==> flow/design.v <==
module a23_multiply (
input                       i_clk,
input                       i_rst,           
input                       i_fetch_stall,
input       [31:0]          i_a_in,          
input       [31:0]          i_b_in,          
input       [1:0]           i_function,
input                       i_execute,
output      [31:0]          o_out,
output      [1:0]           o_flags,         
output reg                  o_done           
);
wire        enable;
wire        accumulate;
wire [33:0] multiplier;
wire [33:0] multiplier_bar;
wire [33:0] sum;
wire [33:0] sum34_b;
reg  [5:0]  count;
reg  [5:0]  count_nxt;
reg  [67:0] product;
reg  [67:0] product_nxt;
reg  [1:0]  flags_nxt;
wire [32:0] sum_acc1;            
assign enable         = i_function[0];
assign accumulate     = i_function[1];
assign multiplier     =  { 2'd0, i_a_in} ;
assign multiplier_bar = ~{ 2'd0, i_a_in} + 34'd1 ;
assign sum34_b        =  product[1:0] == 2'b01 ? multiplier     :
                         product[1:0] == 2'b10 ? multiplier_bar :
                                                 34'd0          ;
    assign sum =  product[67:34] + sum34_b;
    assign sum_acc1 = {1'd0, product[32:1]} + {1'd0, i_a_in};
always @*
    begin
    count_nxt           = count;
    product_nxt         = product;
    flags_nxt   = { product[32], product[32:1] == 32'd0 }; 
    if ( count == 6'd0 )
        product_nxt = {33'd0, 1'd0, i_b_in, 1'd0 } ;
    else if ( count <= 6'd33 )
        product_nxt = { sum[33], sum, product[33:1]} ;
    else if ( count == 6'd34 && accumulate )
        begin
        product_nxt         = { product[64:33], sum_acc1[31:0], 1'd0};  
        end
    if (count == 6'd0)   
        count_nxt   = enable ? 6'd1 : 6'd0;
    else if ((count == 6'd34 && !accumulate) ||   
             (count == 6'd35 &&  accumulate)  )   
        count_nxt   = 6'd0;
    else
        count_nxt   = count + 1'd1;
    end
always @ ( posedge i_clk )
    if ( i_rst )
        begin
        count           <= 6'd0;
        o_done          <= 1'd0;
        end
    else if ( !i_fetch_stall )
        begin
        count           <= i_execute ? count_nxt          : count;           
        product         <= i_execute ? product_nxt        : product;        
        o_done          <= i_execute ? count == 6'd31     : o_done;          
        end
assign o_out   = product[32:1]; 
assign o_flags = flags_nxt;
endmodule
module amber_mul (
input                       i_clk,
input                       i_rst,           
input                       i_start,
input                       i_accumulate,    
input       [31:0]          i_a,             
input       [31:0]          i_b,             
input       [31:0]          i_c,             
output                      o_ready,
output                      o_done,
output      [31:0]          o_result,
output      [1:0]           o_flags          
);
reg         busy;
reg         acc_q;
reg  [31:0] a_q;
reg  [31:0] c_q;
reg         done_d1;
reg         done_d2;
reg         done_d3;
wire        mult_done;
wire        take;
wire [31:0] mult_a;
wire [1:0]  mult_function;
assign take          = i_start && !busy;
assign o_ready       = !busy;
assign mult_a        = done_d2 ? c_q : a_q;
assign mult_function = busy ? { acc_q, 1'd0 } : { i_accumulate, take };
always @ ( posedge i_clk )
    if ( take )
        begin
        acc_q <= i_accumulate;
        a_q   <= i_a;
        c_q   <= i_c;
        end
always @ ( posedge i_clk )
    if ( i_rst )
        begin
        busy    <= 1'd0;
        done_d1 <= 1'd0;
        done_d2 <= 1'd0;
        done_d3 <= 1'd0;
        end
    else
        begin
        busy    <= take ? 1'd1 : ( o_done ? 1'd0 : busy );
        done_d1 <= mult_done;
        done_d2 <= done_d1;
        done_d3 <= done_d2 && acc_q;
        end
assign o_done = busy && ( acc_q ? done_d3 : done_d2 );
a23_multiply u_multiply (
    .i_clk          ( i_clk          ),
    .i_rst          ( i_rst          ),
    .i_fetch_stall  ( 1'd0           ),
    .i_a_in         ( mult_a         ),
    .i_b_in         ( i_b            ),
    .i_function     ( mult_function  ),
    .i_execute      ( 1'd1           ),
    .o_out          ( o_result       ),
    .o_flags        ( o_flags        ),
    .o_done         ( mult_done      )
);
endmodule
clock: 4.85 ns
lec_check: 0
cap_margin: 20
core_margin: 2
core_utilization: 63
place_density: 0.6
slew_margin: 20
run.sh (not shown) runs the stock make flow with config.mk's settings and CLKGATE_MAP_FILE=.
==> next run, changes <==
- CORE_UTILIZATION: 63 -> 57
- CTS_CLUSTER_SIZE: not set -> 34
- clock period: 4.85 -> 2.71 ns (I/O delays scaled with it)
Result: With this change the flow completed, yet does not pass: setup timing. Global-route usage is higher by 5.4 points. Routed wire length grows by 68%. Die area came out higher by 10%. Sequential power goes up by 80%. Total power grows by 130%. Combinational power climbs to 3.2 times its value. Non-clock buffer count climbs by 330. Cell count climbs by 25%.
==> next run, changes <==
- CORE_UTILIZATION: 57 -> 60
- CTS_CLUSTER_SIZE: 34 -> not set
- PLACE_DENSITY: 0.6 -> not set
- clock period: 2.71 -> 2.72 ns (I/O delays scaled with it)
With this change the flow aborted during global routing on GRT-0232.
Die area falls by 4.9%.
Synthesized area is unchanged.
Synthesized cell count is unchanged.
==> next run, changes <==
- CORE_UTILIZATION: 60 -> 40
- PLACE_DENSITY: not set -> 0.6
- clock period: 2.72 -> 5.0 ns (I/O delays scaled with it)
The changed run produced a clean layout.
Area after synthesis does not change.
Die size is higher by 48%.
Synthesized cell count is unchanged.

Setup of job 9736:
RTL: the design.v shown in full above, as it stands there.
export LEC_CHECK = 0
export ABC_AREA = 0
export CAP_MARGIN = 20
export CORE_MARGIN = 2
export CORE_UTILIZATION = 72
export CTS_CLUSTER_DIAMETER = 397
export CTS_CLUSTER_SIZE = 99
export PLACE_DENSITY = 0.6
export SETUP_SLACK_MARGIN = 0.14
export SLEW_MARGIN = 20
create_clock -name core_clock -period 1.34 [get_ports {i_clk}]
Job 9736: DPL-0038 in detailed placement -> run aborted
The inputs of job 1624 differ from those of job 9736 as listed below.
# job 9736
export LEC_CHECK = 0
export ABC_AREA = 0
export CAP_MARGIN = 20
export CORE_MARGIN = 2
export CORE_UTILIZATION = 72
export CTS_CLUSTER_DIAMETER = 397
export CTS_CLUSTER_SIZE = 99
export PLACE_DENSITY = 0.6
export SETUP_SLACK_MARGIN = 0.14
export SLEW_MARGIN = 20
create_clock -name core_clock -period 1.34 [get_ports {i_clk}]
# job 1624
export LEC_CHECK = 0
export CAP_MARGIN = 40
export CORE_MARGIN = 2
export CORE_UTILIZATION = 69
export PLACE_DENSITY = 0.6
export SLEW_MARGIN = 20
create_clock -name core_clock -period 4.44 [get_ports {i_clk}]
==> results <==
- [compare] base=job 9736 new=job 1624: adder-cell share of the synthesized area essentially unchanged; synthesized cell count was more or less identical.
- Going from job 9736 to job 1624, area share of xor/xnor cells in the synthesized design shows no meaningful change; die area shows an increase of about 4%.
- Of job 9736 and job 1624, none finishes clean.
- Job 9736: it failed during detailed placement, and the tool reported DPL-0038.
Modified inputs, job 6884 compared to job 1624
# job 1624
export LEC_CHECK = 0
export CAP_MARGIN = 40
export CORE_MARGIN = 2
export CORE_UTILIZATION = 69
export PLACE_DENSITY = 0.6
export SLEW_MARGIN = 20
create_clock -name core_clock -period 4.44 [get_ports {i_clk}]
# job 6884
export LEC_CHECK = 0
export CAP_MARGIN = 20
export CORE_MARGIN = 2
export CORE_UTILIZATION = 40
export PLACE_DENSITY = 0.6
export SLEW_MARGIN = 20
create_clock -name core_clock -period 4.85 [get_ports {i_clk}]
==> results <==
- Job 6884 finished every step from synthesis to the final layout, and the layout passed the timing, DRC and antenna checks.
- Summary — number of cells in the design after placement, job 6884 relative to job 1624: higher, by 82.
- Per the comparison of job 6884 with job 1624, chip area line of the yosys report has remained practically unchanged; number of nets in the layout went down about 5%.
- Looking at sequential share of layout area, job 6884 sits 1.2 points higher than job 1624 does.
### job 6884 -> job 4466
# job 6884
export LEC_CHECK = 0
export CAP_MARGIN = 20
export CORE_MARGIN = 2
export CORE_UTILIZATION = 40
export PLACE_DENSITY = 0.6
export SLEW_MARGIN = 20
create_clock -name core_clock -period 4.85 [get_ports {i_clk}]
# job 4466
export LEC_CHECK = 0
export CAP_MARGIN = 20
export CORE_MARGIN = 2
export CORE_UTILIZATION = 60
export SLEW_MARGIN = 20
create_clock -name core_clock -period 2.71 [get_ports {i_clk}]
### Flow results
Looking at the reports, job 6884 completed the entire flow and the layout it produced met the timing, DRC and antenna checks. Although it ran to completion, job 4466 produced a layout that fails the final checks because of setup timing. Setup slack: job 4466 less than job 6884. The worst slack after detailed placement number comes out higher for job 6884 vs job 4466. Comparing job 4466 and job 6884, the higher count of standard-cell rows is on job 6884.
For job 5985, these inputs were changed with respect to job 4466:
# job 4466
export LEC_CHECK = 0
export CAP_MARGIN = 20
export CORE_MARGIN = 2
export CORE_UTILIZATION = 60
export SLEW_MARGIN = 20
create_clock -name core_clock -period 2.71 [get_ports {i_clk}]
# job 5985
export LEC_CHECK = 0
export CAP_MARGIN = 20
export CORE_MARGIN = 2
export CORE_UTILIZATION = 66
export PLACE_DENSITY = 0.6
export SLEW_MARGIN = 20
create_clock -name core_clock -period 4.07 [get_ports {i_clk}]
Notes after the runs:
What the final checks of job 5985 revealed, after a flow that finished every stage, was a layout that fails on setup timing. Compared with job 4466, job 5985 shows a lower via count. Delay of the slowest critical-path stage, job 5985 and job 4466: larger value in job 4466. Job 5985 — normalized max-slew margin 11 points lower, job 4466 as reference. A highest signal layer in the routed design of met4 is what job 5985 shows, while met5 belongs to job 4466. Job 5985: number of resized instances in the post-cts repair step about 60% below job 4466.

run A:
// amber_mul: RTL as listed in full above, without the edits since
clock: 4.07 ns
lec_check: 0
cap_margin: 35
core_margin: 2
core_utilization: 66
place_density: 0.6
setup_slack_margin: -0.25
slew_margin: 20
In run A the implementation completed, yet the final layout does not meet the checks, the culprit being negative setup slack.
--- input diff run A..run B ---
- PLACE_DENSITY: 0.6 -> unset
- CORE_UTILIZATION: 66 -> 50
- SETUP_SLACK_MARGIN: -0.25 -> unset
- CAP_MARGIN: 35 -> 20
- the clock period (ns, I/O delays scaled along): 4.07 -> 2.72
## What came out
- Post-CTS resize count: run B vs run A up about 120%
- Compared with run A, run B shows number of global-route vias before repair lower by 94.
- Run B had finished all stages when the layout checks came back failing, citing negative setup slack.
- Between run A and run B, the tally of non-filler cells in the final layout is lower for run A.
Input-level comparison between run C and run B:
- PLACE_DENSITY: unset -> 0.81
- SETUP_SLACK_MARGIN: unset -> 0.8
- CORE_UTILIZATION: 50 -> 58
- the clock period (ns, I/O delays scaled along): 2.72 -> 2.71
- In run C relative to run B, count of placed standard cells including taps had gone down by a few percent.
- Going from run B to run C, post-place setup slack lost 0.23 ns, effective utilization at floorplan up 8.4 points, die width lost about 7%, core footprint lost about 14%.
- Area after synthesis came out exactly the same in run B and run C.
- For run C, the flow was terminated by a tool error in global routing (5_1_grt) and produced no final design.
- In run C relative to run B, routability-driven placement congestion ratio had gone up by a little under 10%.
- The area of the die in run C is 0.866 times that in run B.
- Between run C and run B, the standard cell area after detailed placement does not differ in any meaningful way.
The inputs of run D differ from those of run C as listed below.
- CORE_UTILIZATION now 71, was 58
- SETUP_SLACK_MARGIN no longer set, was 0.8
- the clock period (ns, I/O delays scaled along) now 4.59, was 2.71
==> comparison <==
Final checks on run D, whose flow otherwise completed, came back failing, citing negative setup slack. Run C has higher number of instances resized during post-cts repair than run D. Number of I/O port buffers came out exactly the same in run D and run C. NOTE height of the chip run C->run D decreased by a little under 10%. Row detailed placer's ending HPWL: run D lower / run C higher.
Relative to run D, the following input files were edited for run E:
- an added CTS_CLUSTER_SIZE of 35
- a change of CORE_UTILIZATION from 71 to 68
- a deleted PLACE_DENSITY that had been 0.81
- a change of the clock period (ns, I/O delays scaled along) from 4.59 to 4.3
From the logs: run E reached the end of the flow and failed the layout checks with negative setup slack. Run D and run E ended up with roughly the same clock skew. Comparing run D with run E, the clock power came out essentially unchanged. Per the comparison of run E with run D, post-layout net count climbed 52, clock slew at the register clock pins of the worst setup and hold paths barely changed. Changes observed in run E relative to run D: sequential power went up, multi-input gate share of total cell area went down.
No activity file was given, so power comes from the tool's default toggle rates.
